--- flow/config.mk ---
export PLATFORM = sky130hd
export DESIGN_NAME = fft_16
export DESIGN_NICKNAME = fft_16
export VERILOG_FILES = /design/flow/design.v
export SDC_FILE = /design/flow/constraint.sdc
export NUM_CORES = 4
export LEC_CHECK = 0
export CAP_MARGIN = 20
export CELL_PAD_IN_SITES_DETAIL_PLACEMENT = 0
export CELL_PAD_IN_SITES_GLOBAL_PLACEMENT = 0
export CORE_MARGIN = 2
export CORE_UTILIZATION = 69
export CTS_CLUSTER_SIZE = 37
export MIN_ROUTING_LAYER = met1
export PLACE_DENSITY_LB_ADDON = 0.09
export SLEW_MARGIN = 15
--- flow/run.sh ---
#!/bin/bash
# the make line also repeats each setting of config.mk as NAME=value (left out here)
make -C /OpenROAD-flow-scripts/flow DESIGN_CONFIG=/design/flow/config.mk WORK_HOME=/design/flow/orfs CLKGATE_MAP_FILE= finish
--- flow/design.v ---
module s_sat_13_12 #(
    parameter   WIN  = 13,
    parameter   WOUT = 12
)(
    input  signed     [WIN-1:0]  din,
    output reg signed [WOUT-1:0] dout
);
always  @(*) begin
    if ((din[WIN-1] == 1'b1) && (din[WIN-2:WOUT-1] != { {WIN-WOUT}{1'b1} })) begin
        dout = {1'b1,{{WOUT-1}{1'b0}}};
    end
    else if ((din[WIN-1] == 1'b0) && (din[WIN-2:WOUT-1] != { {WIN-WOUT}{1'b0} })) begin
        dout = {1'b0,{{WOUT-1}{1'b1}}};
    end
    else begin
        dout = din[WOUT-1:0];
    end
end
endmodule
module s_sat_22_12 #(
    parameter   WIN  = 22,
    parameter   WOUT = 12
)(
    input  signed     [WIN-1:0]  din,
    output reg signed [WOUT-1:0] dout
);
always  @(*) begin
    if ((din[WIN-1] == 1'b1) && (din[WIN-2:WIN-3] != { 2{1'b1} })) begin
        dout = {1'b1,{{WOUT-1}{1'b0}}};
    end
    else if ((din[WIN-1] == 1'b0) && (din[WIN-2:WIN-3] != { 2{1'b0} })) begin
        dout = {1'b0,{{WOUT-1}{1'b1}}};
    end
    else begin
        dout = din[19:8];
    end
end
endmodule
module butterfly #(
    parameter WD = 12
)(
    input  signed [WD-1:0] din_a_re,
    input  signed [WD-1:0] din_a_im,
    input  signed [WD-1:0] din_b_re,
    input  signed [WD-1:0] din_b_im,
    output signed [WD-1:0] dout_a_re,
    output signed [WD-1:0] dout_a_im,
    output signed [WD-1:0] dout_b_re,
    output signed [WD-1:0] dout_b_im
);
    wire signed [WD:0] add_re, add_im, sub_re, sub_im;
    assign add_re = din_a_re + din_b_re;
    assign add_im = din_a_im + din_b_im;
    assign sub_re = din_a_re - din_b_re;
    assign sub_im = din_a_im - din_b_im;
    s_sat_13_12 sa0 (
        .din(add_re),
        .dout(dout_a_re)
    );
    s_sat_13_12 sa1 (
        .din(add_im),
        .dout(dout_a_im)
    );
    s_sat_13_12 sa2 (
        .din(sub_re),
        .dout(dout_b_re)
    );
    s_sat_13_12 sa3 (
        .din(sub_im),
        .dout(dout_b_im)
    );
endmodule
module tf_multi #(
    parameter WD   = 12,
    parameter WNRD = 9
)(
    input  signed [WD-1:0]   din_re,
    input  signed [WD-1:0]   din_im,
    input  signed [WNRD-1:0] wnr_re,
    input  signed [WNRD-1:0] wnr_im,
    output signed [WD-1:0]   dout_re,
    output signed [WD-1:0]   dout_im
);
    wire signed [WD+WNRD-1:0] m0, m1, m2, m3;
    assign m0 = din_re * wnr_re;
    assign m1 = din_im * wnr_im;
    assign m2 = din_re * wnr_im;
    assign m3 = din_im * wnr_re;
    wire signed [WD+WNRD:0] s0, s1;
    assign s0 = m0 - m1;     
    assign s1 = m2 + m3;     
    s_sat_22_12 sat0
    (
        .din(s0),
        .dout(dout_re)
    );
    s_sat_22_12 sat1
    (
        .din(s1),
        .dout(dout_im)
    );
endmodule
module fft_16 #(
    parameter WD = 12,
    parameter WNRD = 9
)(
    input                  clk,
    input                  rst_n,
    input                  en,
    input  signed [WD-1:0] sin_re,
    input  signed [WD-1:0] sin_im,
    output signed [WD-1:0] sout_re,
    output signed [WD-1:0] sout_im
);
    localparam W16_1_RE = 9'b011101100;
    localparam W16_1_IM = 9'b110011110;
    localparam W16_2_RE = 9'b010110101;
    localparam W16_2_IM = 9'b101001010;
    localparam W16_3_RE = 9'b001100001;
    localparam W16_3_IM = 9'b100010011;
    localparam W16_4_RE = 9'b000000000;
    localparam W16_4_IM = 9'b100000000;
    localparam W16_5_RE = 9'b110011110;
    localparam W16_5_IM = 9'b100010011;
    localparam W16_6_RE = 9'b101001010;
    localparam W16_6_IM = 9'b101001010;
    localparam W16_7_RE = 9'b100010011;
    localparam W16_7_IM = 9'b110011110;
    reg [3:0] count;
    reg  signed [WNRD-1:0] w1_re, w1_im, w2_re, w2_im;
    wire signed [WNRD-1:0] w3_re, w3_im;
    reg  signed [WD-1:0] d1_re [0:7];
    reg  signed [WD-1:0] d1_im [0:7];
    wire signed [WD-1:0] bf1_a_re;
    wire signed [WD-1:0] bf1_a_im;
    wire signed [WD-1:0] bf1_b_re;
    wire signed [WD-1:0] bf1_b_im;
    wire signed [WD-1:0] mux1_a_re;
    wire signed [WD-1:0] mux1_a_im;
    wire signed [WD-1:0] mux1_b_re;
    wire signed [WD-1:0] mux1_b_im;
    wire signed [WD-1:0] tf1_re;
    wire signed [WD-1:0] tf1_im;
    wire signed [WD-1:0] mux1_out_re;
    wire signed [WD-1:0] mux1_out_im;
    reg signed  [WD-1:0] stage1_out_re;
    reg signed  [WD-1:0] stage1_out_im;
    reg  signed [WD-1:0] d2_re [0:3];
    reg  signed [WD-1:0] d2_im [0:3];
    wire signed [WD-1:0] bf2_a_re;
    wire signed [WD-1:0] bf2_a_im;
    wire signed [WD-1:0] bf2_b_re;
    wire signed [WD-1:0] bf2_b_im;
    wire signed [WD-1:0] mux2_a_re;
    wire signed [WD-1:0] mux2_a_im;
    wire signed [WD-1:0] mux2_b_re;
    wire signed [WD-1:0] mux2_b_im;
    wire signed [WD-1:0] tf2_re;
    wire signed [WD-1:0] tf2_im;
    wire signed [WD-1:0] mux2_out_re;
    wire signed [WD-1:0] mux2_out_im;
    reg signed  [WD-1:0] stage2_out_re;
    reg signed  [WD-1:0] stage2_out_im;
    reg  signed [WD-1:0] d3_re [0:1];
    reg  signed [WD-1:0] d3_im [0:1];
    wire signed [WD-1:0] bf3_a_re;
    wire signed [WD-1:0] bf3_a_im;
    wire signed [WD-1:0] bf3_b_re;
    wire signed [WD-1:0] bf3_b_im;
    wire signed [WD-1:0] mux3_a_re;
    wire signed [WD-1:0] mux3_a_im;
    wire signed [WD-1:0] mux3_b_re;
    wire signed [WD-1:0] mux3_b_im;
    wire signed [WD-1:0] tf3_re;
    wire signed [WD-1:0] tf3_im;
    wire signed [WD-1:0] mux3_out_re;
    wire signed [WD-1:0] mux3_out_im;
    reg signed  [WD-1:0] stage3_out_re;
    reg signed  [WD-1:0] stage3_out_im;
    reg  signed [WD-1:0] d4_re;
    reg  signed [WD-1:0] d4_im;
    wire signed [WD-1:0] bf4_a_re;
    wire signed [WD-1:0] bf4_a_im;
    wire signed [WD-1:0] bf4_b_re;
    wire signed [WD-1:0] bf4_b_im;
    wire signed [WD-1:0] mux4_a_re;
    wire signed [WD-1:0] mux4_a_im;
    wire signed [WD-1:0] mux4_b_re;
    wire signed [WD-1:0] mux4_b_im;
    reg signed  [WD-1:0] stage4_out_re;
    reg signed  [WD-1:0] stage4_out_im;
    always @(posedge clk) begin
        if (!rst_n)
            count <= 4'd0;
        else if (en)
            count <= count + 1'b1;
        else
            count <= 4'd0;
    end
    assign mux1_a_re = (count[3])? bf1_a_re : d1_re[7];
    assign mux1_a_im = (count[3])? bf1_a_im : d1_im[7];
    assign mux1_b_re = (count[3])? bf1_b_re : sin_re;
    assign mux1_b_im = (count[3])? bf1_b_im : sin_im;
    assign mux1_out_re = ((count > 4'd0) & (count < 4'd8))? tf1_re : mux1_a_re;      
    assign mux1_out_im = ((count > 4'd0) & (count < 4'd8))? tf1_im : mux1_a_im;
    always @(*) begin
        w1_re <= W16_1_RE;
        w1_im <= W16_1_IM;
        case(count)
            4'd2: begin
                w1_re <= W16_2_RE;
                w1_im <= W16_2_IM;
            end
            4'd3: begin
                w1_re <= W16_3_RE;
                w1_im <= W16_3_IM;
            end
            4'd4: begin
                w1_re <= W16_4_RE;
                w1_im <= W16_4_IM;
            end
            4'd5: begin
                w1_re <= W16_5_RE;
                w1_im <= W16_5_IM;
            end
            4'd6: begin
                w1_re <= W16_6_RE;
                w1_im <= W16_6_IM;
            end
            4'd7: begin
                w1_re <= W16_7_RE;
                w1_im <= W16_7_IM;
            end
            default: begin
                w1_re <= W16_1_RE;
                w1_im <= W16_1_IM;
            end
        endcase
    end
    assign mux2_a_re = ((count == 0) | (count > 12) | (count > 4 & count < 9))? bf2_a_re : d2_re[3];
    assign mux2_a_im = ((count == 0) | (count > 12) | (count > 4 & count < 9))? bf2_a_im : d2_im[3];
    assign mux2_b_re = ((count == 0) | (count > 12) | (count > 4 & count < 9))? bf2_b_re : stage1_out_re;
    assign mux2_b_im = ((count == 0) | (count > 12) | (count > 4 & count < 9))? bf2_b_im : stage1_out_im;
    assign mux2_out_re = ((count > 1 & count < 5) | (count > 9 & count < 13))? tf2_re : mux2_a_re;
    assign mux2_out_im = ((count > 1 & count < 5) | (count > 9 & count < 13))? tf2_im : mux2_a_im;
    always @(*) begin
        w2_re <= W16_2_RE;
        w2_im <= W16_2_IM;
        case(count)
            4'd3: begin
                w2_re <= W16_4_RE;
                w2_im <= W16_4_IM;
            end
            4'd4: begin
                w2_re <= W16_6_RE;
                w2_im <= W16_6_IM;
            end
            4'd11: begin
                w2_re <= W16_4_RE;
                w2_im <= W16_4_IM;
            end
            4'd12: begin
                w2_re <= W16_6_RE;
                w2_im <= W16_6_IM;
            end
            default: begin
                w2_re <= W16_2_RE;
                w2_im <= W16_2_IM;
            end
        endcase
    end
    assign mux3_a_re = (~count[1])?
                        bf3_a_re : d3_re[1];
    assign mux3_a_im = (~count[1])?
                        bf3_a_im : d3_im[1];
    assign mux3_b_re = (~count[1])?
                        bf3_b_re : stage2_out_re;
    assign mux3_b_im = (~count[1])?
                        bf3_b_im : stage2_out_im;
    assign mux3_out_re = ((count==3) | (count==7) | (count==11) | (count==15))? tf3_re : mux3_a_re;
    assign mux3_out_im = ((count==3) | (count==7) | (count==11) | (count==15))? tf3_im : mux3_a_im;
    assign w3_re = W16_4_RE;
    assign w3_im = W16_4_IM;
    assign mux4_a_re = (~count[0])? bf4_a_re : d4_re;
    assign mux4_a_im = (~count[0])? bf4_a_im : d4_im;
    assign mux4_b_re = (~count[0])? bf4_b_re : stage3_out_re;
    assign mux4_b_im = (~count[0])? bf4_b_im : stage3_out_im;
    always @(posedge clk) begin
        if (!rst_n) begin
            d1_re[0] <= 12'd0;
            d1_im[0] <= 12'd0;
            d1_re[1] <= 12'd0;
            d1_im[1] <= 12'd0;
            d1_re[2] <= 12'd0;
            d1_im[2] <= 12'd0;
            d1_re[3] <= 12'd0;
            d1_im[3] <= 12'd0;
            d1_re[4] <= 12'd0;
            d1_im[4] <= 12'd0;
            d1_re[5] <= 12'd0;
            d1_im[5] <= 12'd0;
            d1_re[6] <= 12'd0;
            d1_im[6] <= 12'd0;
            d1_re[7] <= 12'd0;
            d1_im[7] <= 12'd0;
        end
        else begin
            d1_re[0] <= mux1_b_re;
            d1_im[0] <= mux1_b_im;
            d1_re[1] <= d1_re[0];
            d1_im[1] <= d1_im[0];
            d1_re[2] <= d1_re[1];
            d1_im[2] <= d1_im[1];
            d1_re[3] <= d1_re[2];
            d1_im[3] <= d1_im[2];
            d1_re[4] <= d1_re[3];
            d1_im[4] <= d1_im[3];
            d1_re[5] <= d1_re[4];
            d1_im[5] <= d1_im[4];
            d1_re[6] <= d1_re[5];
            d1_im[6] <= d1_im[5];
            d1_re[7] <= d1_re[6];
            d1_im[7] <= d1_im[6];
        end
    end
    butterfly bf1
    (
    .din_a_re   (d1_re[7]),
    .din_a_im   (d1_im[7]),
    .din_b_re   (sin_re),
    .din_b_im   (sin_im),
    .dout_a_re  (bf1_a_re),
    .dout_a_im  (bf1_a_im),
    .dout_b_re  (bf1_b_re),
    .dout_b_im  (bf1_b_im)
    );
    tf_multi tf1
    (
    .din_re     (mux1_a_re),
    .din_im     (mux1_a_im),
    .wnr_re     (w1_re),
    .wnr_im     (w1_im),
    .dout_re    (tf1_re),
    .dout_im    (tf1_im)
    );
    always @(posedge clk) begin
        if (!rst_n) begin
            stage1_out_re <= 12'd0;
            stage1_out_im <= 12'd0;
        end
        else begin
            stage1_out_re <= mux1_out_re;
            stage1_out_im <= mux1_out_im;
        end
    end
    always @(posedge clk) begin
        if (!rst_n) begin
            d2_re[0] <= 12'd0;
            d2_im[0] <= 12'd0;
            d2_re[1] <= 12'd0;
            d2_im[1] <= 12'd0;
            d2_re[2] <= 12'd0;
            d2_im[2] <= 12'd0;
            d2_re[3] <= 12'd0;
            d2_im[3] <= 12'd0;
        end
        else begin
            d2_re[0] <= mux2_b_re;
            d2_im[0] <= mux2_b_im;
            d2_re[1] <= d2_re[0];
            d2_im[1] <= d2_im[0];
            d2_re[2] <= d2_re[1];
            d2_im[2] <= d2_im[1];
            d2_re[3] <= d2_re[2];
            d2_im[3] <= d2_im[2];
        end
    end
    butterfly bf2
    (
    .din_a_re   (d2_re[3]),
    .din_a_im   (d2_im[3]),
    .din_b_re   (stage1_out_re),
    .din_b_im   (stage1_out_im),
    .dout_a_re  (bf2_a_re),
    .dout_a_im  (bf2_a_im),
    .dout_b_re  (bf2_b_re),
    .dout_b_im  (bf2_b_im)
    );
    tf_multi tf2
    (
    .din_re     (mux2_a_re),
    .din_im     (mux2_a_im),
    .wnr_re     (w2_re),
    .wnr_im     (w2_im),
    .dout_re    (tf2_re),
    .dout_im    (tf2_im)
    );
    always @(posedge clk) begin
        if (!rst_n) begin
            stage2_out_re <= 12'd0;
            stage2_out_im <= 12'd0;
        end
        else begin
            stage2_out_re <= mux2_out_re;
            stage2_out_im <= mux2_out_im;
        end
    end
    always @(posedge clk) begin
        if (!rst_n) begin
            d3_re[0] <= 12'd0;
            d3_im[0] <= 12'd0;
            d3_re[1] <= 12'd0;
            d3_im[1] <= 12'd0;
        end
        else begin
            d3_re[0] <= mux3_b_re;
            d3_im[0] <= mux3_b_im;
            d3_re[1] <= d3_re[0];
            d3_im[1] <= d3_im[0];
        end
    end
    butterfly bf3
    (
    .din_a_re   (d3_re[1]),
    .din_a_im   (d3_im[1]),
    .din_b_re   (stage2_out_re),
    .din_b_im   (stage2_out_im),
    .dout_a_re  (bf3_a_re),
    .dout_a_im  (bf3_a_im),
    .dout_b_re  (bf3_b_re),
    .dout_b_im  (bf3_b_im)
    );
    tf_multi tf3
    (
    .din_re     (mux3_a_re),
    .din_im     (mux3_a_im),
    .wnr_re     (w3_re),
    .wnr_im     (w3_im),
    .dout_re    (tf3_re),
    .dout_im    (tf3_im)
    );
    always @(posedge clk) begin
        if (!rst_n) begin
            stage3_out_re <= 12'd0;
            stage3_out_im <= 12'd0;
        end
        else begin
            stage3_out_re <= mux3_out_re;
            stage3_out_im <= mux3_out_im;
        end
    end
    always @(posedge clk) begin
        if (!rst_n) begin
            d4_re <= 12'd0;
            d4_im <= 12'd0;
        end
        else begin
            d4_re <= mux4_b_re;
            d4_im <= mux4_b_im;
        end
    end
    butterfly bf4
    (
    .din_a_re   (d4_re),
    .din_a_im   (d4_im),
    .din_b_re   (stage3_out_re),
    .din_b_im   (stage3_out_im),
    .dout_a_re  (bf4_a_re),
    .dout_a_im  (bf4_a_im),
    .dout_b_re  (bf4_b_re),
    .dout_b_im  (bf4_b_im)
    );
    always @(posedge clk) begin
        if (!rst_n) begin
            stage4_out_re <= 12'd0;
            stage4_out_im <= 12'd0;
        end
        else begin
            stage4_out_re <= mux4_a_re;
            stage4_out_im <= mux4_a_im;
        end
    end
    assign sout_re = stage4_out_re;
    assign sout_im = stage4_out_im;
endmodule
--- flow/constraint.sdc ---
create_clock -name core_clock -period 4.72 [get_ports {clk}]
set_input_delay 0.9440 -clock core_clock [delete_from_list [all_inputs] [get_ports {clk}]]
set_output_delay 0.9440 -clock core_clock [all_outputs]
set_load 0.01 [all_outputs]
==> qor.tcl, run 1 <==
set qor(outcome) {finished with violations}
set qor(check.faults) {setup timing}
set qor(synthTopLogicFamily) {adder cells}
set qor(grt_start_max_net_pins) 138
set qor(clock-skew-final_ns) 0.03800
set qor(finalNonFillerCells) 7682
set qor(drc) 0
set qor(cp.buffers_inverters) 9
set qor(gpl.final_weighted_congestion) 0.9955
set qor(synthArstFlopShare_pct) 0
set qor(most_used_cell_cp) {sky130_fd_sc_hd__fa_1}
set qor(die_span_x_microns) 278.1
set qor(final_period_minus_worst_setup_slack_ns) 9.568
set qor(endpoint_kind) {flop}
set qor(synth.cellmix.simpleShare_pct) 12.69
set qor(final_net_count) 7994
set qor(timing.critical_path.from) {sin_im[1]}
set qor(totalNegativeSetupSlack_ns) -218.82
set qor(count_of_placed_standard_cells_including_taps) 7470
set qor(num_io_pins) 51
set qor(worstReg2RegEnd) {stage1_out_im[0]$_SDFF_PN0_}
set qor(syn_nets) 7096
set qor(critical_path_sink) {stage1_out_im[0]$_SDFF_PN0_}
set qor(floorplan.core_area_sq_mm) 0.07445
set qor(critical_path.slowest_cell) {sky130_fd_sc_hd__fa_1}
set qor(fp-utilization_pct) 69.62
set qor(synthesized_area_fraction_occupied_by_xor_and_xnor_cells_pct) 4.258
set qor(detailedPlacementHpwl_mm) 116.2
set qor(total_wire_length_after_detailed_routing_mm) 160.0
set qor(cts_sinks) 460
set qor(clkTransAtPathRegs_ns) 0.07
set qor(commonest_cells_in_the_netlist) {1,058 x sky130_fd_sc_hd__inv_1, 718 x sky130_fd_sc_hd__fa_1, 575 x sky130_fd_sc_hd__ha_1}
set qor(ys_dominant_reg_cell) {sky130_fd_sc_hd__dfxtp_1}
set qor(synth-adder-area-share_pct) 42.56
set qor(chipHeight_microns) 278.1
set qor(placement_rows) 100
set qor(cts_root_buffer) {sky130_fd_sc_hd__clkbuf_16}
set qor(groute.usage.overall_pct) 39.80
set qor(drt_iter0_drc) 3568
set qor(maxCapViolations) 0
set qor(synth.largest_area_cell) {sky130_fd_sc_hd__fa_1}
set qor(start_kind) {input port}
set qor(and_or_or_and_share_of_the_synthesized_area_pct) 12.81
set qor(hold_buffers) 0
set qor(netlist.top_cell.by_instances) {sky130_fd_sc_hd__inv_1}
set qor(grt-ovfl-total) 0
set qor(htreeDepth) 2
set qor(postSynthSeqShare_pct) 17.77
set qor(ys_chip_area_sq_mm) 0.05183
set qor(chip_area_sq_mm) 0.07732
set qor(antenna_found_initial) 1
set qor(hold-path-endpoint) {d1_im[1][1]$_SDFF_PN0_}
set qor(clock_latency_ns) 0.63
set qor(via_count) 45110
set qor(flow.area_growth_from_synthesis_pct) 25.31
set qor(topCellsByArea) {sky130_fd_sc_hd__fa_1 28%, sky130_fd_sc_hd__dfxtp_1 18%, sky130_fd_sc_hd__ha_1 14%, sky130_fd_sc_hd__inv_1 7.7%, sky130_fd_sc_hd__a21oi_1 3.5%}
set qor(slew_headroom_pct) 13.37
set qor(cts_tree) {yes}
set qor(critPathTopFamily) {adder cells}
set qor(number_of_warnings_issued_by_yosys) 15
set qor(worst-endpoint-arrival_ns) 10.09
set qor(postPlaceCellArea_sq_mm) 0.06036
set qor(layout.cell_area.non_filler_sq_mm) 0.06495
set qor(number_of_different_library_cells_in_the_post_synthesis_netlist) 97
set qor(drt_pre_antenna_iters) 7
set qor(final_hold_viol_count) 0
set qor(synth.mux.area_fraction_pct) 0.5021
set qor(synth-seq-cells) 460
set qor(grt_setup_unrepaired) {yes}
set qor(regToRegSetupSlack_ns) -4.77
set qor(setup_viol) 49
set qor(post_synth_instance_area_sq_mm) 0.05183
set qor(critical_path_peak_fanout) 6
set qor(timing.rr.start) {d1_im[7][1]$_SDFF_PN0_}
set qor(worst_slack_ns) -4.848
set qor(path_class) {in -> reg}
set qor(max_stage_delay_ns) 0.60
set qor(report.final.slew_viol_count) 0
set qor(worstSetupPathDepth) 40
set qor(syn_inst) 5776
set qor(synthDominantCellAreaShare_pct) 27.73
set qor(timing.reg2reg.worst_path_depth) 38
set qor(worst-slew-pin-transition_ns) 1.296
set qor(worst_hold_path.num_cells) 1
set qor(enable_flop_cells) 0
set qor(buffers_on_ports) 50
set qor(layout_worst_path_cycle_share_pct) 202.7
set qor(cts-buffers-inserted) 49
set qor(yosys-stat-cells) 5776
set qor(first_global_vias) 47930
set qor(ant_nets) 0
set qor(avgRoutedWirePerCell_microns) 20.82
set qor(tool_warnings) 135
set qor(syn_area_per_cell_sq_um) 8.973
set qor(timing.hold.worst.start) {d1_im[0][1]$_SDFF_PN0_}
set qor(grt_pass1_wl_mm) 244.2
set qor(max_freq_mhz) 104.5
set qor(hold_class) {reg -> reg}
set qor(critPathRequiredTime_ns) 5.25
set qor(vias_per_cell) 5.872
set qor(cts-root-to-sink-buffers) 3
through the flow:
step	hold WS, ns	setup WS [ns]	util, %
after CTS	0.4185	-4.485	85.81
after detailed placement	0.4169	-5.626	81.08
final	0.4215	-4.848	87.24
after global placement	0.4129	-5.467	81.07
after floorplan	0.4119	-4.377	-
after global routing	0.4333	-5.012	87.24
area by class of cell:
class / count / area (sq um)
clock inverters: 23 / 346.6
inverters: 1065 / 4041
fillers: 3826 / 9497
clock buffers: 66 / 1400
flip-flops and latches: 460 / 9248
repair buffers: 1072 / 8618
well taps: 969 / 1212
multi-input cells: 4026 / 40080
diodes: 1 / 2.502
timing repair:
item | CTS | global route
cloned | 6 | 0
buffers inserted | 87 | 45
pin swaps | 161 | 184
setup endpoints to repair | 59 | 60
resized | 268 | 201
metal layers:
metal / GRT usage (%) / vias to the layer above / routed length (microns)
met3: 6.120 / 807 / 11380
met4: 24.67 / 0 / 12970
met1: 46.41 / 21940 / 58380
met5: 0 / - / 0
li1: - / 20260 / -
met2: 69.00 / 2108 / 77230
==> inputs of run 2 (changes only) <==
- ABC_AREA: unset -> 1
- CORE_UTILIZATION: 69 -> 70
- CTS_CLUSTER_SIZE: 37 -> 74
- SETUP_SLACK_MARGIN: unset -> 2.35
- TNS_END_PERCENT: unset -> 5
- clock period: 4.72 -> 8.06 ns (I/O delays scaled with it)
==> qor.tcl, run 2 <==
set qor(netlist.top_cell.by_instances) {sky130_fd_sc_hd__inv_1} ;# unchanged
set qor(num_io_pins) 51 ;# unchanged
set qor(worst_hold_path.num_cells) 2 ;# was 1
set qor(met2RoutedLength_mm) 75.67 ;# was 77.23 mm
set qor(cts_sinks) 460 ;# unchanged
set qor(worst-slew-pin-transition_ns) 1.165 ;# was 1.296 ns
set qor(flow.area_growth_from_synthesis_pct) 21.51 ;# was 25.31%
set qor(cts-buffers-inserted) 50 ;# was 49
set qor(detailedPlacementHpwl_mm) 118.1 ;# was 116.2 mm
set qor(buffers_on_ports) 50 ;# unchanged
set qor(ant_nets) 0 ;# unchanged
set qor(critPathRequiredTime_ns) 8.55 ;# was 5.25 ns
set qor(grt-ovfl-total) 0 ;# unchanged
set qor(outcome) {finished with violations} ;# unchanged
set qor(drt_iter0_drc) 3549 ;# was 3,568
set qor(finalNonFillerCells) 8572 ;# was 7,682
set qor(groute.usage.overall_pct) 39.83 ;# was 39.80%
set qor(critical_path_sink) {stage1_out_im[11]$_SDFF_PN0_} ;# was stage1_out_im[0]$_SDFF_PN0_
set qor(placement_rows) 100 ;# unchanged
set qor(synthDominantCellAreaShare_pct) 27.33 ;# was 27.73%
set qor(final_hold_viol_count) 0 ;# unchanged
set qor(path_class) {in -> reg} ;# unchanged
set qor(critPathTopFamily) {adder cells} ;# unchanged
set qor(drt_pre_antenna_iters) 6 ;# was 7
set qor(yosys-stat-cells) 6773 ;# was 5,776
set qor(wl_met3_mm) 10.71 ;# was 11.38 mm
set qor(worstReg2RegEnd) {stage2_out_re[2]$_SDFF_PN0_} ;# was stage1_out_im[0]$_SDFF_PN0_
set qor(timing.rr.start) {stage1_out_im[1]$_SDFF_PN0_} ;# was d1_im[7][1]$_SDFF_PN0_
set qor(postSynthSeqShare_pct) 17.51 ;# was 17.77%
set qor(critical_path.slowest_cell) {sky130_fd_sc_hd__fa_1} ;# unchanged
set qor(setup_viol) 48 ;# was 49
set qor(die_span_x_microns) 278.1 ;# about the same
set qor(start_kind) {input port} ;# unchanged
set qor(synthTopLogicFamily) {adder cells} ;# unchanged
set qor(timing.critical_path.from) {sin_im[9]} ;# was sin_im[1]
set qor(enable_flop_cells) 0 ;# unchanged
set qor(synthesized_area_fraction_occupied_by_xor_and_xnor_cells_pct) 3.770 ;# was 4.258%
set qor(final_period_minus_worst_setup_slack_ns) 9.007
set qor(avgRoutedWirePerCell_microns) 18.30 ;# was 20.82 microns
set qor(chip_area_sq_mm) 0.07735 ;# was 0.07732 sq mm
set qor(tool_warnings) 135 ;# unchanged
set qor(timing.reg2reg.worst_path_depth) 46 ;# was 38
set qor(check.faults) {setup timing} ;# unchanged
set qor(final_net_count) 8885 ;# was 7,994
set qor(topRoutingLayerUsed) {met5} ;# was met4
set qor(synth.cellmix.simpleShare_pct) 17.06 ;# was 12.69%
set qor(grt_setup_unrepaired) {yes} ;# unchanged
set qor(syn_inst) 6773 ;# was 5,776
set qor(drt_met1_wl_mm) 57.38 ;# was 58.38 mm
set qor(postPlaceCellArea_sq_mm) 0.05992 ;# was 0.06036 sq mm
set qor(ys_chip_area_sq_mm) 0.05260 ;# was 0.05183 sq mm
set qor(max_stage_delay_ns) 0.79 ;# was 0.60 ns
set qor(clock_latency_ns) 0.62 ;# was 0.63 ns
set qor(cp.buffers_inverters) 13 ;# was 9
set qor(report.final.slew_viol_count) 0 ;# unchanged
set qor(synth-seq-cells) 460 ;# unchanged
set qor(drc) 0 ;# unchanged
set qor(synth.mux.area_fraction_pct) 0 ;# was 0.5021%
set qor(worst_slack_ns) -0.9471 ;# was -4.848 ns
set qor(hold_class) {reg -> reg} ;# unchanged
set qor(hold-path-endpoint) {d2_im[2][4]$_SDFF_PN0_} ;# was d1_im[1][1]$_SDFF_PN0_
set qor(vias_per_cell) 5.497 ;# was 5.872
set qor(via_count) 47120 ;# was 45,110
set qor(critical_path_peak_fanout) 5 ;# was 6
set qor(topCellsByArea) {sky130_fd_sc_hd__fa_1 27%, sky130_fd_sc_hd__dfxtp_1 18%, sky130_fd_sc_hd__ha_1 14%, sky130_fd_sc_hd__inv_1 12%, sky130_fd_sc_hd__nand2_1 11%} ;# was sky130_fd_sc_hd__fa_1 28%, sky130_fd_sc_hd__dfxtp_1 18%, sky130_fd_sc_hd__ha_1 14%, sky130_fd_sc_hd__inv_1 7.7%, sky130_fd_sc_hd__a21oi_1 3.5%
set qor(endpoint_kind) {flop} ;# unchanged
set qor(commonest_cells_in_the_netlist) {1,631 x sky130_fd_sc_hd__inv_1, 1,513 x sky130_fd_sc_hd__nand2_1, 718 x sky130_fd_sc_hd__fa_1} ;# was 1,058 x sky130_fd_sc_hd__inv_1, 718 x sky130_fd_sc_hd__fa_1, 575 x sky130_fd_sc_hd__ha_1
set qor(cts_tree) {yes} ;# unchanged
set qor(slew_headroom_pct) 22.36 ;# was 13.37%
set qor(regToRegSetupSlack_ns) -0.59 ;# was -4.77 ns
set qor(max_freq_mhz) 111.0
set qor(clkTransAtPathRegs_ns) 0.06 ;# was 0.07 ns
set qor(number_of_warnings_issued_by_yosys) 15 ;# unchanged
set qor(maxCapViolations) 0 ;# unchanged
set qor(htreeDepth) 2 ;# unchanged
set qor(count_of_placed_standard_cells_including_taps) 8419 ;# was 7,470
set qor(ys_dominant_reg_cell) {sky130_fd_sc_hd__dfxtp_1} ;# unchanged
set qor(hold_buffers) 0 ;# unchanged
set qor(clock-skew-final_ns) 0.02405 ;# was 0.03800 ns
set qor(most_used_cell_cp) {sky130_fd_sc_hd__inv_1} ;# was sky130_fd_sc_hd__fa_1
set qor(antenna_found_initial) 2 ;# was 1
set qor(synth-adder-area-share_pct) 41.00 ;# was 42.56%
set qor(layout.cell_area.non_filler_sq_mm) 0.06392 ;# was 0.06495 sq mm
set qor(cts_root_buffer) {sky130_fd_sc_hd__clkbuf_16} ;# unchanged
set qor(gpl.final_weighted_congestion) 1.003 ;# was 0.9955
set qor(antenna_cells) 0 ;# was 1
set qor(cts-root-to-sink-buffers) 3 ;# unchanged
set qor(whs_ns) 0.3913 ;# was 0.4215 ns
set qor(chipHeight_microns) 278.1 ;# about the same
set qor(number_of_different_library_cells_in_the_post_synthesis_netlist) 56 ;# was 97
set qor(floorplan.core_area_sq_mm) 0.07445 ;# unchanged
set qor(synthArstFlopShare_pct) 0 ;# unchanged
set qor(grt_pass1_wl_mm) 245.7 ;# was 244.2 mm
set qor(post_synth_instance_area_sq_mm) 0.05260 ;# was 0.05183 sq mm
set qor(grt_start_max_net_pins) 109 ;# was 138
set qor(timing.hold.worst.start) {d2_im[1][4]$_SDFF_PN0_} ;# was d1_im[0][1]$_SDFF_PN0_
set qor(first_global_vias) 49420 ;# was 47,930
set qor(fp-utilization_pct) 70.65 ;# was 69.62%
set qor(and_or_or_and_share_of_the_synthesized_area_pct) 7.507 ;# was 12.81%
set qor(syn_nets) 8093 ;# was 7,096
set qor(total_wire_length_after_detailed_routing_mm) 156.9 ;# was 160.0 mm
set qor(worst-endpoint-arrival_ns) 9.50 ;# was 10.09 ns
set qor(layout_worst_path_cycle_share_pct) 111.8 ;# was 202.7%
set qor(worstSetupPathDepth) 36 ;# was 40
set qor(synth.largest_area_cell) {sky130_fd_sc_hd__fa_1} ;# unchanged
set qor(syn_area_per_cell_sq_um) 7.766 ;# was 8.973 sq um
## run 2: area by class of cell
type	count	area [sq um]
Multi-Input combinational cell	4492	38450
Fill cell	4224	10530
Sequential cell	460	9226
Timing Repair Buffer	911	7086
Inverter	1650	6228
Clock buffer	70	1416
Tap cell	969	1212
Clock inverter	20	297.8
## run 2: timing repair
action                     4_1_cts  5_1_grt
resized                        352      189
cloned                           1        3
setup endpoints to repair       48       48
buffers inserted                44       15
pin swaps                      108       71
## run 2: through the flow
stage               utilization [%]  worst slack (ns)  setup TNS, ns
floorplan                         -           -0.4804         -10.80
global placement              80.48            -1.536         -47.86
detailed placement            80.48            -1.699         -56.23
CTS                           84.85           -0.3934         -15.16
global route                  85.85            -1.143         -45.18
finish                        85.85           -0.9471         -31.57
## run 2: layer usage
layer | GRT usage, % | vias to the layer above
li1 | - | 21750
met1 | 46.15 | 22460
met2 | 69.33 | 2118
met3 | 5.180 | 792
met4 | 26.39 | 2
met5 | 0 | -
==> inputs of run 3 (changes only) <==
- ABC_AREA: 1 -> unset
- CELL_PAD_IN_SITES_DETAIL_PLACEMENT: 0 -> unset
- CELL_PAD_IN_SITES_GLOBAL_PLACEMENT: 0 -> unset
- CORE_UTILIZATION: 70 -> 59
- CTS_CLUSTER_SIZE: 74 -> unset
- MIN_ROUTING_LAYER: met1 -> unset
- PLACE_DENSITY_LB_ADDON: 0.09 -> unset
- SETUP_SLACK_MARGIN: 2.35 -> unset
- SLEW_MARGIN: 15 -> 20
- TNS_END_PERCENT: 5 -> unset
- clock period: 8.06 -> 7.98 ns (I/O delays scaled with it)
==> qor.tcl, run 3 <==
set qor(number_of_different_library_cells_in_the_post_synthesis_netlist) 97 ;# was 56
set qor(totalNegativeSetupSlack_ns) -57.50 ;# was -31.57 ns
set qor(topCellsByArea) {sky130_fd_sc_hd__fa_1 28%, sky130_fd_sc_hd__dfxtp_1 18%, sky130_fd_sc_hd__ha_1 14%, sky130_fd_sc_hd__inv_1 7.7%, sky130_fd_sc_hd__a21oi_1 3.5%} ;# was sky130_fd_sc_hd__fa_1 27%, sky130_fd_sc_hd__dfxtp_1 18%, sky130_fd_sc_hd__ha_1 14%, sky130_fd_sc_hd__inv_1 12%, sky130_fd_sc_hd__nand2_1 11%
set qor(cts_root_buffer) {sky130_fd_sc_hd__clkbuf_16} ;# unchanged
set qor(timing.reg2reg.worst_path_depth) 42 ;# was 46
set qor(clock_latency_ns) 0.67 ;# was 0.62 ns
set qor(timing.hold.worst.start) {d2_im[0][1]$_SDFF_PN0_} ;# was d2_im[1][4]$_SDFF_PN0_
set qor(final_util_pct) 74.12 ;# was 85.85%
set qor(regToRegSetupSlack_ns) -1.16 ;# was -0.59 ns
set qor(max_stage_delay_ns) 0.55 ;# was 0.79 ns
set qor(ys_chip_area_sq_mm) 0.05183 ;# was 0.05260 sq mm
set qor(tool_warnings) 137 ;# was 135
set qor(most_used_cell_cp) {sky130_fd_sc_hd__fa_1} ;# was sky130_fd_sc_hd__inv_1
set qor(worstReg2RegEnd) {stage1_out_re[2]$_SDFF_PN0_} ;# was stage2_out_re[2]$_SDFF_PN0_
set qor(report.final.slew_viol_count) 0 ;# unchanged
set qor(grt_start_max_net_pins) 197 ;# was 109
set qor(and_or_or_and_share_of_the_synthesized_area_pct) 12.81 ;# was 7.507%
set qor(antenna_cells) 0 ;# unchanged
set qor(critPathTopFamily) {adder cells} ;# unchanged
set qor(worst_slack_ns) -1.822 ;# was -0.9471 ns
set qor(chip_area_sq_mm) 0.09023 ;# was 0.07735 sq mm
set qor(num_io_pins) 51 ;# unchanged
set qor(synth.largest_area_cell) {sky130_fd_sc_hd__fa_1} ;# unchanged
set qor(detailedPlacementHpwl_mm) 112.8 ;# was 118.1 mm
set qor(flow.area_growth_from_synthesis_pct) 24.26 ;# was 21.51%
set qor(final_net_count) 7887 ;# was 8,885
set qor(timing.critical_path.from) {sin_im[5]} ;# was sin_im[9]
set qor(worstSetupPathDepth) 39 ;# was 36
set qor(final.fill_count) 6608 ;# was 4,224
set qor(count_of_placed_standard_cells_including_taps) 7565 ;# was 8,419
set qor(worst_hold_path.num_cells) 1 ;# was 2
set qor(clock-skew-final_ns) 0.05176 ;# was 0.02405 ns
set qor(chipHeight_microns) 300.4 ;# was 278.1 microns
set qor(cts_tree) {yes} ;# unchanged
set qor(hold_class) {reg -> reg} ;# unchanged
set qor(start_kind) {input port} ;# unchanged
set qor(ys_dominant_reg_cell) {sky130_fd_sc_hd__dfxtp_1} ;# unchanged
set qor(cts-root-to-sink-buffers) 3 ;# unchanged
set qor(syn_area_per_cell_sq_um) 8.973 ;# was 7.766 sq um
set qor(buffers_on_ports) 50 ;# unchanged
set qor(cts-buffers-inserted) 52 ;# was 50
set qor(finalNonFillerCells) 7763 ;# was 8,572
set qor(yosys-stat-cells) 5776 ;# was 6,773
set qor(synthTopLogicFamily) {adder cells} ;# unchanged
set qor(critPathRequiredTime_ns) 8.44 ;# was 8.55 ns
set qor(synthesized_area_fraction_occupied_by_xor_and_xnor_cells_pct) 4.258 ;# was 3.770%
set qor(synthDominantCellAreaShare_pct) 27.73 ;# was 27.33%
set qor(hold-path-endpoint) {d2_im[1][1]$_SDFF_PN0_} ;# was d2_im[2][4]$_SDFF_PN0_
set qor(vias_per_cell) 5.393 ;# was 5.497
set qor(first_global_vias) 43020 ;# was 49,420
set qor(critical_path.slowest_cell) {sky130_fd_sc_hd__or4b_4} ;# was sky130_fd_sc_hd__fa_1
set qor(critical_path_sink) {stage1_out_re[2]$_SDFF_PN0_} ;# was stage1_out_im[11]$_SDFF_PN0_
set qor(total_wire_length_after_detailed_routing_mm) 140.5 ;# was 156.9 mm
set qor(gpl.final_weighted_congestion) 0.9446 ;# was 1.003
set qor(via_count) 41870 ;# was 47,120
set qor(path_class) {in -> reg} ;# unchanged
set qor(fp-utilization_pct) 59.65 ;# was 70.65%
set qor(netlist.top_cell.by_instances) {sky130_fd_sc_hd__inv_1} ;# unchanged
set qor(slew_headroom_pct) 16.44 ;# was 22.36%
set qor(check.faults) {setup timing} ;# unchanged
set qor(cp.buffers_inverters) 11 ;# was 13
set qor(maxCapViolations) 0 ;# unchanged
set qor(ant_nets) 0 ;# unchanged
set qor(groute.usage.overall_pct) 31.54 ;# was 39.83%
set qor(antenna_found_initial) 1 ;# was 2
set qor(enable_flop_cells) 0 ;# unchanged
set qor(commonest_cells_in_the_netlist) {1,058 x sky130_fd_sc_hd__inv_1, 718 x sky130_fd_sc_hd__fa_1, 575 x sky130_fd_sc_hd__ha_1} ;# was 1,631 x sky130_fd_sc_hd__inv_1, 1,513 x sky130_fd_sc_hd__nand2_1, 718 x sky130_fd_sc_hd__fa_1
set qor(endpoint_kind) {flop} ;# unchanged
set qor(drt_pre_antenna_iters) 6 ;# unchanged
set qor(max_freq_mhz) 102.0
set qor(synthArstFlopShare_pct) 0 ;# unchanged
set qor(synth.mux.area_fraction_pct) 0.5021 ;# was 0%
set qor(grt_setup_unrepaired) {yes} ;# unchanged
set qor(outcome) {finished with violations} ;# unchanged
set qor(postSynthSeqShare_pct) 17.77 ;# was 17.51%
set qor(post_synth_instance_area_sq_mm) 0.05183 ;# was 0.05260 sq mm
set qor(layout_worst_path_cycle_share_pct) 122.8 ;# was 111.8%
set qor(critical_path_peak_fanout) 6 ;# was 5
set qor(syn_inst) 5776 ;# was 6,773
set qor(setup_viol) 48 ;# unchanged
set qor(final_hold_viol_count) 0 ;# unchanged
set qor(grt-ovfl-total) 0 ;# unchanged
set qor(whs_ns) 0.3989 ;# was 0.3913 ns
set qor(hold_buffers) 0 ;# unchanged
set qor(number_of_warnings_issued_by_yosys) 15 ;# unchanged
set qor(die_span_x_microns) 300.4 ;# was 278.1 microns
set qor(synth-seq-cells) 460 ;# unchanged
set qor(worst-endpoint-arrival_ns) 10.27 ;# was 9.50 ns
set qor(synth.cellmix.simpleShare_pct) 12.69 ;# was 17.06%
set qor(worst-slew-pin-transition_ns) 1.249 ;# was 1.165 ns
set qor(floorplan.core_area_sq_mm) 0.08689 ;# was 0.07445 sq mm
set qor(grt_pass1_wl_mm) 224.7 ;# was 245.7 mm
set qor(htreeDepth) 2 ;# unchanged
set qor(drc) 0 ;# unchanged
set qor(placement_rows) 108 ;# was 100
set qor(timing.rr.start) {d1_im[7][0]$_SDFF_PN0_} ;# was stage1_out_im[1]$_SDFF_PN0_
set qor(clkTransAtPathRegs_ns) 0.06 ;# about the same
set qor(synth-adder-area-share_pct) 42.56 ;# was 41.00%
set qor(avgRoutedWirePerCell_microns) 18.10 ;# was 18.30 microns
set qor(cts_sinks) 460 ;# unchanged
set qor(drt_iter0_drc) 2837 ;# was 3,549
set qor(syn_nets) 7096 ;# was 8,093
set qor(final_period_minus_worst_setup_slack_ns) 9.802
-- run 3: final cells by class --
cell class | count | area [sq um] | area share [%]
Tap cell | 1155 | 1445 | 2.244
Multi-Input combinational cell | 4024 | 39940 | 62.01
Timing Repair Buffer | 964 | 7856 | 12.20
Clock buffer | 70 | 1449 | 2.250
Inverter | 1065 | 4049 | 6.287
Sequential cell | 460 | 9254 | 14.37
Clock inverter | 25 | 411.6 | 0.6392
-- run 3: per-layer routing --
layer  wire length (microns)  GRT usage (%)
met2                   68410          54.18
met1                   58620          40.69
met5                      11              0
met4                    6640          13.20
met3                    6843          3.232
-- run 3: through the flow --
step	instance area (sq um)	worst slack [ns]
2_1_floorplan	52650	-1.769
3_3_place_gp	59950	-2.950
3_5_place_dp	59950	-3.074
4_1_cts	62790	-1.878
5_1_grt	64400	-2.148
6_report	64400	-1.822
-- run 3: what timing repair did --
action	CTS	global route
pin swaps	144	170
buffers inserted	45	57
gates cloned	3	1
gates resized	169	285
setup endpoints to repair	48	48
==> inputs of run 4 (changes only) <==
- ABC_AREA: unset -> 1
- CORE_UTILIZATION: 59 -> 72
- CTS_CLUSTER_DIAMETER: unset -> 224
- MAX_ROUTING_LAYER: unset -> met4
- PLACE_DENSITY_LB_ADDON: unset -> 0.01
- clock period: 7.98 -> 7.88 ns (I/O delays scaled with it)
==> qor.tcl, run 4 <==
set qor(enable_flop_cells) 0 ;# unchanged
set qor(syn_inst) 6773 ;# was 5,776
set qor(haltStage) {global routing}
set qor(die_span_x_microns) 274.3 ;# was 300.4 microns
set qor(postSynthSeqShare_pct) 17.51 ;# was 17.77%
set qor(outcome) {aborted with a tool error} ;# was finished with violations
set qor(synth.largest_area_cell) {sky130_fd_sc_hd__fa_1} ;# unchanged
set qor(count_of_placed_standard_cells_including_taps) 8444 ;# was 7,565
set qor(synth-adder-area-share_pct) 41.00 ;# was 42.56%
set qor(htreeDepth) 2 ;# unchanged
set qor(number_of_warnings_issued_by_yosys) 15 ;# unchanged
set qor(synth-seq-cells) 460 ;# unchanged
set qor(groute.usage.overall_pct) 74.98
set qor(ys_chip_area_sq_mm) 0.05260 ;# was 0.05183 sq mm
set qor(grt-ovfl-total) 327
set qor(yosys-stat-cells) 6773 ;# was 5,776
set qor(commonest_cells_in_the_netlist) {1,631 x sky130_fd_sc_hd__inv_1, 1,513 x sky130_fd_sc_hd__nand2_1, 718 x sky130_fd_sc_hd__fa_1} ;# was 1,058 x sky130_fd_sc_hd__inv_1, 718 x sky130_fd_sc_hd__fa_1, 575 x sky130_fd_sc_hd__ha_1
set qor(post-place-ws_ns) -2.015 ;# was -3.074 ns
set qor(chipHeight_microns) 274.3 ;# was 300.4 microns
set qor(synthesized_area_fraction_occupied_by_xor_and_xnor_cells_pct) 3.770 ;# was 4.258%
set qor(cts_root_buffer) {sky130_fd_sc_hd__clkbuf_16} ;# unchanged
set qor(post_synth_instance_area_sq_mm) 0.05260 ;# was 0.05183 sq mm
set qor(floorplan.core_area_sq_mm) 0.07259 ;# was 0.08689 sq mm
set qor(buffers_on_ports) 50 ;# unchanged
set qor(error) {[ERROR GRT-0232] Routing congestion too high. Check the congestion heatmap in the GUI.}
set qor(synthArstFlopShare_pct) 0 ;# unchanged
set qor(topCellsByArea) {sky130_fd_sc_hd__fa_1 27%, sky130_fd_sc_hd__dfxtp_1 18%, sky130_fd_sc_hd__ha_1 14%, sky130_fd_sc_hd__inv_1 12%, sky130_fd_sc_hd__nand2_1 11%} ;# was sky130_fd_sc_hd__fa_1 28%, sky130_fd_sc_hd__dfxtp_1 18%, sky130_fd_sc_hd__ha_1 14%, sky130_fd_sc_hd__inv_1 7.7%, sky130_fd_sc_hd__a21oi_1 3.5%
set qor(synthTopLogicFamily) {adder cells} ;# unchanged
set qor(synth.cellmix.simpleShare_pct) 17.06 ;# was 12.69%
set qor(cts_sinks) 460 ;# unchanged
set qor(synthDominantCellAreaShare_pct) 27.33 ;# was 27.73%
set qor(ys_dominant_reg_cell) {sky130_fd_sc_hd__dfxtp_1} ;# unchanged
set qor(netlist.top_cell.by_instances) {sky130_fd_sc_hd__inv_1} ;# unchanged
set qor(and_or_or_and_share_of_the_synthesized_area_pct) 7.507 ;# was 12.81%
set qor(detailedPlacementHpwl_mm) 121.0 ;# was 112.8 mm
set qor(cts-root-to-sink-buffers) 3 ;# unchanged
set qor(gpl.final_weighted_congestion) 0.9983 ;# was 0.9446
set qor(synth.mux.area_fraction_pct) 0 ;# was 0.5021%
set qor(num_io_pins) 51 ;# unchanged
set qor(placement_rows) 99 ;# was 108
set qor(syn_nets) 8093 ;# was 7,096
set qor(postPlaceCellArea_sq_mm) 0.06035 ;# was 0.05995 sq mm
set qor(cts-buffers-inserted) 48 ;# was 52
set qor(chip_area_sq_mm) 0.07523 ;# was 0.09023 sq mm
set qor(number_of_different_library_cells_in_the_post_synthesis_netlist) 56 ;# was 97
set qor(fp-utilization_pct) 72.46 ;# was 59.65%
set qor(syn_area_per_cell_sq_um) 7.766 ;# was 8.973 sq um
-- run 4: metal layers --
metal  overflow  track usage [%]
met3         14            54.56
met5          -                -
met4        117            73.01
met2        190            93.10
met1          6            73.49
-- run 4: what timing repair did --
action	CTS
buffers inserted	113
gates resized	720
setup endpoints to repair	48
hold buffers	0
hold endpoints to repair	0
pin swaps	271
cloned	5
==> inputs of run 5 (changes only) <==
- CELL_PAD_IN_SITES_DETAIL_PLACEMENT: unset -> 0
- CELL_PAD_IN_SITES_GLOBAL_PLACEMENT: unset -> 0
- CTS_CLUSTER_DIAMETER: 224 -> 206
- MIN_ROUTING_LAYER: unset -> met1
- SETUP_SLACK_MARGIN: unset -> 0.11
- SLEW_MARGIN: 20 -> 15
- clock period: 7.88 -> 7.79 ns (I/O delays scaled with it)
==> qor.tcl, run 5 <==
set qor(synthTopLogicFamily) {adder cells} ;# unchanged
set qor(placement_rows) 99 ;# unchanged
set qor(synth.mux.area_fraction_pct) 0 ;# unchanged
set qor(cts-buffers-inserted) 51 ;# was 48
set qor(synth.cellmix.simpleShare_pct) 17.06 ;# unchanged
set qor(htreeDepth) 2 ;# unchanged
set qor(haltStage) {global routing} ;# unchanged
set qor(syn_area_per_cell_sq_um) 7.766 ;# unchanged
set qor(synthArstFlopShare_pct) 0 ;# unchanged
set qor(hold_buffers) 0 ;# unchanged
set qor(enable_flop_cells) 0 ;# unchanged
set qor(synth-adder-area-share_pct) 41.00 ;# unchanged
set qor(cts-root-to-sink-buffers) 3 ;# unchanged
set qor(ys_dominant_reg_cell) {sky130_fd_sc_hd__dfxtp_1} ;# unchanged
set qor(topCellsByArea) {sky130_fd_sc_hd__fa_1 27%, sky130_fd_sc_hd__dfxtp_1 18%, sky130_fd_sc_hd__ha_1 14%, sky130_fd_sc_hd__inv_1 12%, sky130_fd_sc_hd__nand2_1 11%} ;# unchanged
set qor(count_of_placed_standard_cells_including_taps) 8442 ;# was 8,444
set qor(error) {[ERROR GRT-0232] Routing congestion too high. Check the congestion heatmap in the GUI.} ;# unchanged
set qor(num_io_pins) 51 ;# unchanged
set qor(die_span_x_microns) 274.3 ;# unchanged
set qor(outcome) {aborted with a tool error} ;# unchanged
set qor(floorplan.core_area_sq_mm) 0.07259 ;# unchanged
set qor(synthesized_area_fraction_occupied_by_xor_and_xnor_cells_pct) 3.770 ;# unchanged
set qor(postSynthSeqShare_pct) 17.51 ;# unchanged
set qor(synth-seq-cells) 460 ;# unchanged
set qor(fp-utilization_pct) 72.46 ;# unchanged
set qor(syn_nets) 8093 ;# unchanged
set qor(cts_root_buffer) {sky130_fd_sc_hd__clkbuf_16} ;# unchanged
set qor(buffers_on_ports) 50 ;# unchanged
set qor(post_synth_instance_area_sq_mm) 0.05260 ;# unchanged
set qor(ys_chip_area_sq_mm) 0.05260 ;# unchanged
set qor(yosys-stat-cells) 6773 ;# unchanged
set qor(synthDominantCellAreaShare_pct) 27.33 ;# unchanged
set qor(and_or_or_and_share_of_the_synthesized_area_pct) 7.507 ;# unchanged
set qor(grt-ovfl-total) 270
set qor(netlist.top_cell.by_instances) {sky130_fd_sc_hd__inv_1} ;# unchanged
set qor(number_of_warnings_issued_by_yosys) 15 ;# unchanged
set qor(groute.usage.overall_pct) 80.39
set qor(commonest_cells_in_the_netlist) {1,631 x sky130_fd_sc_hd__inv_1, 1,513 x sky130_fd_sc_hd__nand2_1, 718 x sky130_fd_sc_hd__fa_1} ;# unchanged
set qor(detailedPlacementHpwl_mm) 124.5 ;# was 121.0 mm
set qor(chipHeight_microns) 274.3 ;# unchanged
set qor(number_of_different_library_cells_in_the_post_synthesis_netlist) 56 ;# unchanged
set qor(cts_sinks) 460 ;# unchanged
set qor(syn_inst) 6773 ;# unchanged
set qor(chip_area_sq_mm) 0.07523 ;# unchanged
set qor(synth.largest_area_cell) {sky130_fd_sc_hd__fa_1} ;# unchanged
set qor(gpl.final_weighted_congestion) 1.006 ;# was 0.9983
[run 5: per-layer routing]
layer | GRT overflow | global-route usage [%]
met2 | 148 | 94.81
met3 | 10 | 65.60
met5 | - | -
met4 | 106 | 77.80
met1 | 6 | 78.65
[run 5: what timing repair did]
item                       CTS
pin swaps                  181
resized                    651
gates cloned                 5
setup endpoints to repair   48
buffers inserted           149
[run 5: per-stage QoR]
step | area [sq um] | setup WS (ns) | setup TNS, ns | util [%]
after global placement | 60520 | -1.750 | -56.97 | 83.38
after CTS | 65540 | -0.6126 | -20.34 | 90.30
after floorplan | 53220 | -0.6581 | -15.18 | -
after detailed placement | 60520 | -1.944 | -66.43 | 83.38
==> inputs of run 6 (changes only) <==
- ABC_AREA: 1 -> unset
- CELL_PAD_IN_SITES_DETAIL_PLACEMENT: 0 -> unset
- CELL_PAD_IN_SITES_GLOBAL_PLACEMENT: 0 -> unset
- CORE_UTILIZATION: 72 -> 40
- CTS_CLUSTER_DIAMETER: 206 -> unset
- MAX_ROUTING_LAYER: met4 -> unset
- MIN_ROUTING_LAYER: met1 -> unset
- PLACE_DENSITY_LB_ADDON: 0.01 -> unset
- SETUP_SLACK_MARGIN: 0.11 -> unset
- SLEW_MARGIN: 15 -> 20
- clock period: 7.79 -> 12.5 ns (I/O delays scaled with it)
==> qor.tcl, run 6 <==
set qor(number_of_different_library_cells_in_the_post_synthesis_netlist) 97 ;# was 56
set qor(critPathRequiredTime_ns) 13.07
set qor(cts_setup_buffers) 0 ;# was 149
set qor(placement_rows) 132 ;# was 99
set qor(synthesized_area_fraction_occupied_by_xor_and_xnor_cells_pct) 4.258 ;# was 3.770%
set qor(synth-adder-area-share_pct) 42.56 ;# was 41.00%
set qor(critical_path.slowest_cell) {sky130_fd_sc_hd__or4b_2}
set qor(synthArstFlopShare_pct) 0 ;# unchanged
set qor(post_synth_instance_area_sq_mm) 0.05183 ;# was 0.05260 sq mm
set qor(num_io_pins) 51 ;# unchanged
set qor(endpoint_kind) {flop}
set qor(cts_tree) {yes}
set qor(final_hold_viol_count) 0
set qor(antenna_found_initial) 5
set qor(chip_area_sq_mm) 0.1325 ;# was 0.07523 sq mm
set qor(worstReg2RegEnd) {stage2_out_re[10]$_SDFF_PN0_}
set qor(path_class) {in -> reg}
set qor(critical_path_sink) {stage1_out_re[4]$_SDFF_PN0_}
set qor(avgRoutedWirePerCell_microns) 17.40
set qor(cp.buffers_inverters) 7
set qor(buffers_on_ports) 50 ;# unchanged
set qor(timing.rr.start) {count[1]$_SDFF_PN0_}
set qor(syn_nets) 7096 ;# was 8,093
set qor(synth-seq-cells) 460 ;# unchanged
set qor(synthTopLogicFamily) {adder cells} ;# unchanged
set qor(count_of_placed_standard_cells_including_taps) 7440 ;# was 8,442
set qor(ant_nets) 0
set qor(outcome) {finished clean} ;# was aborted with a tool error
set qor(drt_iter0_drc) 2334
set qor(regToRegSetupSlack_ns) 1.58
set qor(yosys-stat-cells) 5776 ;# was 6,773
set qor(worst-slew-pin-transition_ns) 1.269
set qor(worst_hold_path.num_cells) 1
set qor(ys_chip_area_sq_mm) 0.05183 ;# was 0.05260 sq mm
set qor(start_kind) {input port}
set qor(syn_inst) 5776 ;# was 6,773
set qor(via_count) 38270
set qor(and_or_or_and_share_of_the_synthesized_area_pct) 12.81 ;# was 7.507%
set qor(cts_sinks) 460 ;# unchanged
set qor(grt_setup_unrepaired) {no}
set qor(finalNonFillerCells) 7543
set qor(drc) 0
set qor(synth.cellmix.simpleShare_pct) 12.69 ;# was 17.06%
set qor(timing.hold.worst.start) {d2_im[2][9]$_SDFF_PN0_}
set qor(number_of_warnings_issued_by_yosys) 15 ;# unchanged
set qor(final_net_count) 7075
set qor(cts-root-to-sink-buffers) 3 ;# unchanged
set qor(cts_root_buffer) {sky130_fd_sc_hd__clkbuf_16} ;# unchanged
set qor(sequential_cell_area_sq_mm) 0.009215
set qor(worst-endpoint-arrival_ns) 12.39
set qor(vias_per_cell) 5.073
set qor(worstSetupPathDepth) 40
set qor(worst_slack_ns) 0.6766
set qor(topCellsByArea) {sky130_fd_sc_hd__fa_1 28%, sky130_fd_sc_hd__dfxtp_1 18%, sky130_fd_sc_hd__ha_1 14%, sky130_fd_sc_hd__inv_1 7.7%, sky130_fd_sc_hd__a21oi_1 3.5%} ;# was sky130_fd_sc_hd__fa_1 27%, sky130_fd_sc_hd__dfxtp_1 18%, sky130_fd_sc_hd__ha_1 14%, sky130_fd_sc_hd__inv_1 12%, sky130_fd_sc_hd__nand2_1 11%
set qor(timing.critical_path.from) {sin_re[1]}
set qor(detailedPlacementHpwl_mm) 106.2 ;# was 124.5 mm
set qor(most_used_cell_cp) {sky130_fd_sc_hd__fa_1}
set qor(first_global_vias) 39430
set qor(layout_worst_path_cycle_share_pct) 94.59
set qor(synthDominantCellAreaShare_pct) 27.73 ;# was 27.33%
set qor(postSynthSeqShare_pct) 17.77 ;# was 17.51%
set qor(synth.largest_area_cell) {sky130_fd_sc_hd__fa_1} ;# unchanged
set qor(syn_area_per_cell_sq_um) 8.973 ;# was 7.766 sq um
set qor(floorplan.core_area_sq_mm) 0.1290 ;# was 0.07259 sq mm
set qor(totalNegativeSetupSlack_ns) 0
set qor(clock-skew-final_ns) 0.04158
set qor(cts_repair_resize_count) 0 ;# was 651
set qor(multi_input_comb_area_sq_mm) 0.03788
set qor(report.final.slew_viol_count) 0
set qor(max_freq_mhz) 84.58
set qor(commonest_cells_in_the_netlist) {1,058 x sky130_fd_sc_hd__inv_1, 718 x sky130_fd_sc_hd__fa_1, 575 x sky130_fd_sc_hd__ha_1} ;# was 1,631 x sky130_fd_sc_hd__inv_1, 1,513 x sky130_fd_sc_hd__nand2_1, 718 x sky130_fd_sc_hd__fa_1
set qor(gpl.final_weighted_congestion) 0.9035 ;# was 1.006
set qor(clkTransAtPathRegs_ns) 0.07
set qor(timing.reg2reg.worst_path_depth) 32
set qor(critical_path_peak_fanout) 11
set qor(netlist.top_cell.by_instances) {sky130_fd_sc_hd__inv_1} ;# unchanged
set qor(groute.usage.overall_pct) 20.38
set qor(synth.mux.area_fraction_pct) 0.5021 ;# was 0%
set qor(grt-ovfl-total) 0
set qor(tool_warnings) 136
set qor(total_wire_length_after_detailed_routing_mm) 131.2
set qor(clock_latency_ns) 0.66
set qor(htreeDepth) 2 ;# unchanged
set qor(hold_buffers) 0 ;# unchanged
set qor(flow.area_growth_from_synthesis_pct) 8.963
set qor(critPathTopFamily) {adder cells}
set qor(chipHeight_microns) 364.0 ;# was 274.3 microns
set qor(max_stage_delay_ns) 0.64
set qor(final.fill_count) 12660
set qor(post-place-ws_ns) 0.0007061 ;# was -1.944 ns
set qor(ys_dominant_reg_cell) {sky130_fd_sc_hd__dfxtp_1} ;# unchanged
set qor(final_period_minus_worst_setup_slack_ns) 11.82
set qor(fp-utilization_pct) 40.18 ;# was 72.46%
set qor(drt_pre_antenna_iters) 6
set qor(hold_class) {reg -> reg}
set qor(grt_start_max_net_pins) 166
set qor(grt_pass1_wl_mm) 213.9
set qor(cts-buffers-inserted) 55 ;# was 51
set qor(hold-path-endpoint) {d2_im[3][9]$_SDFF_PN0_}
set qor(maxCapViolations) 0
set qor(slew_headroom_pct) 15.38
set qor(setup_viol) 0
set qor(die_span_x_microns) 364.0 ;# was 274.3 microns
set qor(enable_flop_cells) 0 ;# unchanged
[run 6: cell type report]
cell class	count	share of cell area [%]
Multi-Input combinational cell	4022	67.07
Inverter	1065	7.081
Tap cell	1742	3.859
Clock buffer	72	2.727
Clock inverter	30	0.6646
Timing Repair Buffer	151	2.280
Antenna cell	1	0.004431
Sequential cell	460	16.32
[run 6: stage by stage]
step	utilization, %	area [sq um]	hold WS [ns]
finish	43.78	56480	0.4207
global route	43.78	56470	0.4380
CTS	43.73	56410	0.4248
detailed placement	42.25	54490	0.4169
global placement	42.24	54490	0.4127
floorplan	-	51830	0.4119
[run 6: per-layer routing]
layer | wire length (microns) | global-route usage, % | up-vias
met5 | 54 | 0 | -
met4 | 4103 | 6.208 | 8
met3 | 7197 | 3.138 | 214
met2 | 61220 | 34.18 | 918
met1 | 58650 | 27.04 | 18710
li1 | - | - | 18420
